==> flow/design.v <==
module top_level(f1,f2,p,in_1,in_2,out,clk,clk2);
input [7:0]in_1, in_2;
input clk;
input clk2;
input [15:0]p;   
input [15:0]f1,f2;  
output [15:0]out;
wire [15:0]a,b;
wire [15:0]r1,r2,r3,r4,r5;
convert inst_1(.float(a), .int8(in_1), .clk(clk));  
convert inst_2(.float(b), .int8(in_2), .clk(clk));
mult inst_3(.B(f1), .C(r1), .A(a), .clk(clk));   
mult inst_4(.B(f2), .C(r2), .A(b), .clk(clk));
main_adder inst_5 (.AA(r1), .BB(r2),.clk(clk), .R_add(r3)); 
mux inst_6(.in1(r4), .in2(p), .sel(clk2), .out(r5));  
main_adder inst_7 (.AA(r3), .BB(r5),.clk(clk), .R_add(r4));  
assign out=r4;
endmodule
module convert( float, int8,clk);
input clk;
output [15:0] float;
input [7:0] int8;
reg [4:0] exp;
reg [9:0] mantissa;
integer i;
always @(negedge clk)
begin
if(int8 != 8'b0) 
begin
for(i = 0; i < 8; i = i + 1)
    if(int8[i]) 
      exp = i;
      if(exp < 10)
      mantissa = int8 << (10 - exp);
      else
      mantissa = int8;
      exp = exp + 15;
 end
else begin
 mantissa=0;
exp=0;
    end
end
assign float = {1'b0, exp, mantissa};
endmodule
module mult(B,C, A, clk);
input  [15:0]A;
input clk;
input [15:0]B;
output reg    [15:0]C;
wire          [5:0]e;   
wire           [21:0]m;  
wire            [10:0]A_m;     
wire            [10:0]B_m;     
reg           [4:0]C_e;  
wire            C_sign;  
reg           [9:0]C_m;  
assign C_sign=(A[15]^B[15]); 
assign e[5:0]=(A[14:10]+B[14:10]-4'b1111); 
assign A_m[10:0]={1'b1, A[9:0]};
assign B_m[10:0]={1'b1, B[9:0]};
assign m[21:0]=(A_m[10:0])*(B_m[10:0]);   
always@(posedge clk)
begin
if (A==0)   
  begin
  C<=16'b0;
  end
else begin
    if (m[21]==1'b1) 
    begin
    C_m=m[20:11];
    C_e=e[4:0]+m[21];
    C<={C_sign,C_e[4:0],C_m[9:0]};
    end 
    else begin
    C_m=m[19:10];
    C_e=e[4:0]+m[21];
    C<={C_sign,C_e[4:0],C_m[9:0]};
    end
end
end
endmodule
module main_adder (AA, BB,clk, R_add);
input [15:0] AA, BB; 
input clk;             
output  [15:0] R_add;                
wire [14:0]temp_Sum_M_C; 
wire [13:0]temp_Sub_M_C, temp_lza_count_reg;
wire [15:0]temp_L, temp_S;
compare_adder inst_1  (.C_L(temp_L), .C_S(temp_S), .A(AA), .B(BB),.clk(clk));  
shift_adder inst_2    ( temp_sign, temp_Sum_M_C, temp_Sub_M_C, temp_lza_count_reg, temp_L, temp_S,clk);
adder inst_3          (R_add, temp_L, temp_S, temp_sign, temp_Sum_M_C, temp_Sub_M_C, temp_lza_count_reg,clk );
endmodule
module compare_adder (C_L, C_S, A, B,clk);
input [15:0] A, B;
input clk;
output reg[15:0] C_L, C_S;
always@ (posedge clk)
if (A[14:0]>=B[14:0])
 begin
C_L<=A[15:0]; C_S<=B[15:0];
 end
 else begin
C_L<=B[15:0]; C_S<=A[15:0];
 end
endmodule
module shift_adder ( sign, Sum_M_C, Sub_M_C, lza_count_reg,L, S,clk);
input [15:0] L, S;  
input clk;             
output reg sign;                       
reg [13:0] M_C_L, M_C_S;        
reg [13:0]M_C_Lnew, M_C_Snew;   
output  reg[14:0] Sum_M_C;             
output  reg[13:0] Sub_M_C;            
reg [13:0] Sub_M_CS;                     
output reg [13:0] lza_count_reg;                
reg [4:0] count; 
always@ (*)
begin
M_C_L[13:0]={1'b1, L[9:0], 3'b000};                      
M_C_S[13:0]={1'b1, S[9:0], 3'b000};
sign=L[15];                                              
M_C_Snew[13:0]=M_C_S[13:0]>>(L[14:10]-S[14:10]);         
M_C_Lnew[13:0]=M_C_L[13:0];                              
Sum_M_C[14:0]=M_C_Lnew[13:0]+ M_C_Snew[13:0];            
Sub_M_C[13:0]=M_C_Lnew[13:0]- M_C_Snew[13:0];            
begin 
lza_count_reg=14;                                            
for( count=0; count<14; count=count+1 ) 
if( Sub_M_C[ count ] ) 
lza_count_reg=13-count; 
end 
end
endmodule
module adder(R_add, L, S, sign, Sum_M_C, Sub_M_C,lza_count_reg,clk );
input clk;
input [15:0] L, S;               
input sign;                       
input [14:0] Sum_M_C;             
input [13:0] Sub_M_C;            
reg [13:0] Sub_M_CS;                     
input [13:0] lza_count_reg;                
output reg [15:0] R_add;                
always @(posedge clk)
begin
if (L==0 &  S==0)
  begin
  R_add<=16'b0;
  end
  else begin
if (L[15]^S[15]==0)            
 begin
R_add[15]<=sign;                      
R_add[14:10]<=L[14:10]+Sum_M_C[14];   
 if (Sum_M_C[14]==1)
 begin
 R_add[9:0]<=Sum_M_C[13:4];
 end 
 else begin
 R_add[9:0]<=Sum_M_C[12:3];             
 end
 end 
 else begin                         
R_add[15]<=sign;
R_add[14:10]<=L[14:10]-lza_count_reg;
Sub_M_CS[13:0]=(Sub_M_C[13:0]<<lza_count_reg);
R_add[9:0]<=Sub_M_CS[12:3];          
end
end
end
endmodule
module mux(in1, in2, sel, out);  
input [15:0]in1,in2;
input sel;
output reg [15:0]out;
 always @ (*)  
 begin : MUX        
   if (sel == 1'b0) begin
      out = in1;
   end else begin
       out = in2 ;
   end
end
endmodule  
==> flow/config.mk <==
export PLATFORM = sky130hd
export DESIGN_NAME = top_level
export DESIGN_NICKNAME = top_level
export VERILOG_FILES = /design/flow/design.v
export SDC_FILE = /design/flow/constraint.sdc
export NUM_CORES = 4
export LEC_CHECK = 0
export ABC_AREA = 1
export CAP_MARGIN = 40
export CORE_MARGIN = 2
export CORE_UTILIZATION = 72
export CTS_CLUSTER_DIAMETER = 86
export CTS_CLUSTER_SIZE = 14
export PLACE_DENSITY_LB_ADDON = 0.15
export SETUP_SLACK_MARGIN = -0.22
export SLEW_MARGIN = 40
==> flow/constraint.sdc <==
create_clock -name core_clock -period 7.17 [get_ports {clk}]
set_input_delay 1.4340 -clock core_clock [delete_from_list [all_inputs] [get_ports {clk}]]
set_output_delay 1.4340 -clock core_clock [all_outputs]
set_load 0.01 [all_outputs]
run.sh (not shown) runs the stock make flow with config.mk's settings and CLKGATE_MAP_FILE=.
The baseline never finished: it broke off in global routing (GRT-0116).
==> next run, changes <==
ABC_AREA = unset   (was 1)
CAP_MARGIN = 20   (was 40)
CORE_UTILIZATION = 40   (was 72)
CTS_CLUSTER_DIAMETER = unset   (was 86)
CTS_CLUSTER_SIZE = unset   (was 14)
PLACE_DENSITY_LB_ADDON = unset   (was 0.15)
SETUP_SLACK_MARGIN = unset   (was -0.22)
SLEW_MARGIN = 20   (was 40)
clock period = 13.3 ns   (was 7.17 ns; I/O delays follow)
The changed run passed the timing, design-rule and antenna checks.
Die area climbs by about 90%.
Area after synthesis rose by 4.8%.
Synthesized cell count goes down by 11%.
==> next run, changes <==
ABC_AREA = 1   (was unset)
CORE_UTILIZATION = 72   (was 40)
CTS_CLUSTER_DIAMETER = 343   (was unset)
CTS_CLUSTER_SIZE = 96   (was unset)
TNS_END_PERCENT = 5   (was unset)
clock period = 7.4 ns   (was 13.3 ns; I/O delays follow)
Result: This time the run finished but fails on negative setup slack; area after synthesis shrinks by 4.6%; clock-buffer cell count shrinks by 5; sequential share of layout area barely changes; routed wire length grows by 45%; flip-flop count does not change; final cell count grows by 4.6%; hold slack gets worse by 0.044 ns; cell area grows by 0.72%; via count grows by 28%.
